==> flow/design.v <==
module interpolation (
    input           clk,
    input           RST,
    input           START,
    input   [5:0]   H0,
    input   [5:0]   V0,
    input   [3:0]   SW,
    input   [3:0]   SH,
    output          REN,
    input   [7:0]   R_DATA,
    output  [11:0]  ADDR,
    output  [7:0]   O_DATA,
    output          O_VALID
);
reg [5:0] reg_H0, reg_H0_next;
reg [5:0] reg_V0, reg_V0_next;
reg [3:0] reg_SW, reg_SW_next;
reg [3:0] reg_SH, reg_SH_next;
reg [11:0] reg_ADDR, reg_ADDR_next;
reg        output_valid, output_valid_next;  
reg        done, done_next;  
assign ADDR = reg_ADDR;
assign REN = 1'b0;
assign O_VALID = output_valid;
reg [9:0] width_sum, width_sum_next;
reg [9:0] height_sum, height_sum_next;
wire [5:0] X_lower, X_upper, Y_lower, Y_upper;
reg [5:0] last_y_row, last_y_row_next;  
reg x_divide, y_divide, x_divide_next, y_divide_next;
assign X_lower = width_sum[9:4];
assign X_upper = x_divide_next ? width_sum[9:4] : width_sum[9:4] + 1;
assign Y_lower = height_sum[9:4];
assign Y_upper = y_divide_next ? height_sum[9:4] : height_sum[9:4] + 1;
wire [5:0] next_X_lower, next_X_upper, next_Y_lower, next_Y_upper;
assign next_X_lower = width_sum_next[9:4];
assign next_X_upper = (width_sum_next[3:0] == 0) ? width_sum_next[9:4] : width_sum_next[9:4] + 1;
assign next_Y_lower = height_sum_next[9:4];
assign next_Y_upper = (height_sum_next[3:0] == 0) ? height_sum_next[9:4] : height_sum_next[9:4] + 1;
reg [3:0] x_ratio, x_ratio_next;  
reg [3:0] y_ratio, y_ratio_next;  
wire [7:0] left_margin, right_margin;
reg [7:0] data_y_lower [0:1];
reg [7:0] data_y_lower_next [0:1];
reg [7:0] data_y_upper [0:1];
reg [7:0] data_y_upper_next [0:1];
reg [4:0] count_cycle, count_cycle_next;
reg [1:0] pre_pre_state, pre_state, state, state_next;
wire pre_pre_state_is_11, pre_pre_state_is_10, pre_pre_state_is_01, pre_pre_state_is_00;
assign pre_pre_state_is_11 = pre_pre_state[1] & pre_pre_state[1];
assign pre_pre_state_is_00 = ~pre_pre_state[1] & ~pre_pre_state[0];
wire [5:0] x_ADDR, y_ADDR;
assign x_ADDR = state[1] ? X_upper : X_lower;
assign y_ADDR = state[0] ? Y_upper : Y_lower;
    Cal_Interpolation cal_inter_left (
        .DATA_1(data_y_lower[0]),
        .DATA_2(data_y_upper[0]),
        .ratio(y_ratio),
        .Out_DATA(left_margin)
    );
    Cal_Interpolation cal_inter_right (
        .DATA_1(data_y_lower[1]),
        .DATA_2(data_y_upper[1]),
        .ratio(y_ratio),
        .Out_DATA(right_margin)
    );
    Cal_Interpolation cal_inter (
        .DATA_1(left_margin),
        .DATA_2(right_margin),
        .ratio(x_ratio),
        .Out_DATA(O_DATA)
    );
always @(*)begin
    count_cycle_next = count_cycle;
    case(state)
        2'b00: begin
            if(y_divide_next | x_divide_next) begin
                state_next = 2'b11;
            end
            else begin
                state_next = 2'b01;
            end
        end
        2'b01: begin
            state_next = 2'b10;
        end
        2'b10: begin
            state_next = 2'b11;
        end
        2'b11: begin
            count_cycle_next = (count_cycle == 5'd16) ? 0 : count_cycle + 1;
            if(X_lower == next_X_lower && Y_upper == next_Y_upper) begin
                state_next = (X_upper == next_X_upper) ? 2'b11 : 2'b01;
            end
            else if(X_upper == next_X_lower) begin
                state_next = 2'b10;
            end
            else begin
                state_next = 2'b00;
            end
        end
    endcase
end
always @(*)begin
    reg_ADDR_next[5:0] = x_ADDR + reg_H0;
    reg_ADDR_next[11:6] = y_ADDR + reg_V0;
    output_valid_next = pre_state[1] & pre_state[0];
end
always @(*)begin
    case(pre_state)
        2'b00: begin
            data_y_lower_next[0] = R_DATA;
            data_y_lower_next[1] = x_divide ? R_DATA : data_y_lower[1];
            data_y_upper_next[0] = y_divide ? R_DATA : data_y_upper[0];
            data_y_upper_next[1] = data_y_upper[1];
        end
        2'b01: begin
            data_y_upper_next[0] = R_DATA;
            data_y_lower_next[0] = data_y_lower[0];
            data_y_lower_next[1] = data_y_lower[1];
            data_y_upper_next[1] = data_y_upper[1];
        end
        2'b10: begin
            data_y_lower_next[1] = R_DATA;
            data_y_lower_next[0] = pre_pre_state_is_11 ? data_y_lower[1] : data_y_lower[0];  
            data_y_upper_next[0] = pre_pre_state_is_11 ? data_y_upper[1] : data_y_upper[0];
            data_y_upper_next[1] = data_y_upper[1];
        end
        2'b11: begin
            data_y_upper_next[1] = R_DATA;
            data_y_lower_next[1] = y_divide ? R_DATA : data_y_lower[1];
            data_y_upper_next[0] = x_divide ? R_DATA : data_y_upper[0];
            data_y_lower_next[0] = y_divide ? data_y_upper[0] :
                                    x_divide ? data_y_lower[1] : data_y_lower[0];
        end
    endcase
end
always @(*)begin
    if(START) begin
        reg_H0_next = H0;
        reg_V0_next = V0;
        reg_SW_next = SW - 1;
        reg_SH_next = SH - 1;
    end
    else begin
        reg_H0_next = reg_H0;
        reg_V0_next = reg_V0;
        reg_SW_next = reg_SW;
        reg_SH_next = reg_SH;
    end
end
always @(*)begin
    if(state == 2'b11) begin
        if(count_cycle == 5'd16) begin
            width_sum_next = 0;
            height_sum_next = height_sum + reg_SH;
        end
        else begin
            width_sum_next = width_sum + reg_SW;
            height_sum_next = height_sum;
        end
    end
    else begin
        width_sum_next = width_sum;
        height_sum_next = height_sum;
    end
    x_divide_next = (width_sum[3:0] == 0);
    y_divide_next = (height_sum[3:0] == 0);
    x_ratio_next = width_sum[3:0];
    y_ratio_next = height_sum[3:0];
    if(height_sum[9:4] == reg_V0_next) begin
        done_next = 0;
    end
    else begin
        done_next = 1;
    end
end
always @(negedge clk) begin
    reg_ADDR <= reg_ADDR_next;
    data_y_lower[0] <= data_y_lower_next[0];
    data_y_lower[1] <= data_y_lower_next[1];
    data_y_upper[0] <= data_y_upper_next[0];
    data_y_upper[1] <= data_y_upper_next[1];
    output_valid <= output_valid_next;
end
always @(posedge clk) begin
    if(RST | START) begin
        width_sum <= 0;
        height_sum <= 0;
        state <= 2'b00;
        pre_state <= 2'b00;
        pre_pre_state <= 2'b00;
        x_divide <= 0;
        y_divide <= 0;
        x_ratio <= 0;
        y_ratio <= 0;
        done <= 1;
        count_cycle <= 0;
    end
    else begin
        width_sum <= width_sum_next;
        height_sum <= height_sum_next;
        state <= state_next;
        pre_state <= state;
        pre_pre_state <= pre_state;
        x_divide <= x_divide_next;
        y_divide <= y_divide_next;
        x_ratio <= x_ratio_next;
        y_ratio <= y_ratio_next;
        done <= done_next;
        count_cycle <= count_cycle_next;
    end
    reg_H0 <= reg_H0_next;
    reg_V0 <= reg_V0_next;
    reg_SW <= reg_SW_next;
    reg_SH <= reg_SH_next;
end
endmodule
module Cal_Interpolation (
    input   [7:0]   DATA_1,
    input   [7:0]   DATA_2,
    input   [3:0]   ratio,
    output  [7:0]   Out_DATA
);
    reg [3:0] flip_ratio;
    wire [7:0] d1_3, d1_2, d1_1, d1_0, d2_3, d2_2, d2_1, d2_0;
    wire [11:0] output_inter;
    assign d1_3 = {8{flip_ratio[3]}} & DATA_1;
    assign d1_2 = {8{flip_ratio[2]}} & DATA_1;
    assign d1_1 = {8{flip_ratio[1]}} & DATA_1;
    assign d1_0 = {8{flip_ratio[0]}} & DATA_1;
    assign d2_3 = {8{ratio[3]}} & DATA_2;
    assign d2_2 = {8{ratio[2]}} & DATA_2;
    assign d2_1 = {8{ratio[1]}} & DATA_2;
    assign d2_0 = {8{ratio[0]}} & DATA_2;
    assign output_inter = {d1_3, 3'b000} + {d1_2, 2'b00} + {d1_1, 1'b0} + d1_0 
                        + {d2_3, 3'b000} + {d2_2, 2'b00} + {d2_1, 1'b0} + d2_0 ;
    assign Out_DATA = (ratio == 4'b0000) ? DATA_1 : output_inter[11:4];
    always @(*)begin
        flip_ratio = ~ratio[3:0] + 1;
    end
endmodule
Settings: LEC_CHECK=0, ABC_AREA=1, CAP_MARGIN=20, CELL_PAD_IN_SITES_DETAIL_PLACEMENT=2, CELL_PAD_IN_SITES_GLOBAL_PLACEMENT=3, CORE_MARGIN=6, CORE_UTILIZATION=34, CTS_CLUSTER_DIAMETER=296, CTS_CLUSTER_SIZE=26, GPL_ROUTABILITY_DRIVEN=0, GPL_TIMING_DRIVEN=1, MAX_ROUTING_LAYER=met5, MIN_ROUTING_LAYER=met1, PLACE_DENSITY_LB_ADDON=0.09, SETUP_SLACK_MARGIN=1.07, SLEW_MARGIN=15, TNS_END_PERCENT=35; clock period 17.4 ns.
run.sh (not shown) runs the stock make flow with config.mk's settings and CLKGATE_MAP_FILE=.
The first run completed and failed the layout checks on setup timing.
Rerun with:
==> flow/config.mk (replaced) <==
export PLATFORM = sky130hd
export DESIGN_NAME = interpolation
export DESIGN_NICKNAME = interpolation
export VERILOG_FILES = /design/flow/design.v
export SDC_FILE = /design/flow/constraint.sdc
export NUM_CORES = 4
export LEC_CHECK = 0
export ABC_AREA = 1
export CAP_MARGIN = 20
export CELL_PAD_IN_SITES_GLOBAL_PLACEMENT = 3
export CORE_MARGIN = 2
export CORE_UTILIZATION = 40
export CTS_CLUSTER_DIAMETER = 385
export CTS_CLUSTER_SIZE = 26
export GPL_ROUTABILITY_DRIVEN = 0
export GPL_TIMING_DRIVEN = 0
export MAX_ROUTING_LAYER = met4
export MIN_ROUTING_LAYER = met2
export SETUP_SLACK_MARGIN = 1.07
export SLEW_MARGIN = 15
export TNS_END_PERCENT = 35
Outcome: The new run finished but failed the layout checks on setup timing; critical path depth went down by 1; total power falls by 2.2%; sequential share of layout area grows by 0.53 points; die size came out lower by 22%; register-to-register slack is better by 0.17 ns; final area went down by 2.6%; worst setup slack improved by 0.26 ns; final cell count shrinks by 4.0%; synthesized area stays the same; worst hold slack degrades by 0.019 ns; core utilization grows by 5.4 points.

* * *

Setup of job 6723:
Starts from the design.v that is shown in full above.
Settings: LEC_CHECK=0, ABC_AREA=0, CAP_MARGIN=20, CORE_ASPECT_RATIO=0.5, CORE_MARGIN=10, CORE_UTILIZATION=34, CTS_CLUSTER_DIAMETER=231, CTS_CLUSTER_SIZE=99, SETUP_SLACK_MARGIN=2.88, SLEW_MARGIN=20, TNS_END_PERCENT=5; clock period 32.0 ns.
Job 6723 finished end to end and its layout was clean on timing, DRC and antenna.
diff inputs: job 6723 => job 7009
# job 6723
export LEC_CHECK = 0
export ABC_AREA = 0
export CAP_MARGIN = 20
export CORE_ASPECT_RATIO = 0.5
export CORE_MARGIN = 10
export CORE_UTILIZATION = 34
export CTS_CLUSTER_DIAMETER = 231
export CTS_CLUSTER_SIZE = 99
export SETUP_SLACK_MARGIN = 2.88
export SLEW_MARGIN = 20
export TNS_END_PERCENT = 5
create_clock -name core_clock -period 32.0 [get_ports {clk}]
# job 7009
export LEC_CHECK = 0
export ABC_AREA = 0
export CAP_MARGIN = 20
export CORE_ASPECT_RATIO = 0.5
export CORE_MARGIN = 2
export CORE_UTILIZATION = 60
export CTS_CLUSTER_DIAMETER = 223
export CTS_CLUSTER_SIZE = 99
export SETUP_SLACK_MARGIN = 2.88
export SLEW_MARGIN = 20
export TNS_END_PERCENT = 5
create_clock -name core_clock -period 32.0 [get_ports {clk}]
[summary]
Of job 7009 and job 6723, job 6723 shows the higher final-layout fill cell count, with job 7009 below it.
In job 7009, final routed wirelength across all metal layers is higher than in job 6723.
The number of global-route vias before repair reported for job 7009 is greater than that of job 6723 by 242.
## Diff of input files: job 8095 against job 7009
# job 7009
export LEC_CHECK = 0
export ABC_AREA = 0
export CAP_MARGIN = 20
export CORE_ASPECT_RATIO = 0.5
export CORE_MARGIN = 2
export CORE_UTILIZATION = 60
export CTS_CLUSTER_DIAMETER = 223
export CTS_CLUSTER_SIZE = 99
export SETUP_SLACK_MARGIN = 2.88
export SLEW_MARGIN = 20
export TNS_END_PERCENT = 5
create_clock -name core_clock -period 32.0 [get_ports {clk}]
# job 8095
export LEC_CHECK = 0
export CAP_MARGIN = 20
export CORE_MARGIN = 2
export CORE_UTILIZATION = 22
export SLEW_MARGIN = 20
create_clock -name core_clock -period 31.5 [get_ports {clk}]
Top fanout value on the critical path | job 8095 above job 7009
Job 8095 finished every stage and its layout cleared the timing, design-rule and antenna checks.
In the flow results for job 8095 and job 7009, the number of buffers and inverters on the critical path is smaller on job 8095.
Job 8095 ends up with a power in combinational cells that is about 10% lower than in job 7009.
There was hardly any difference in final area between job 8095 and job 7009.
Job 8095 vs job 7009, met1 usage went down by 23 points.
Comparing job 8095 with job 7009, the sequential share of layout area came out essentially unchanged.
Number of well taps (job 8095 vs. job 7009) increases by more than 100%
Diff job 7009 -> job 8095 | overall track demand over capacity in global routing | decrease of 17 points
Sort job 8095 and job 7009 by clock share of power, descending, and job 7009 comes first.
Power is estimated from default activity; no workload was simulated.
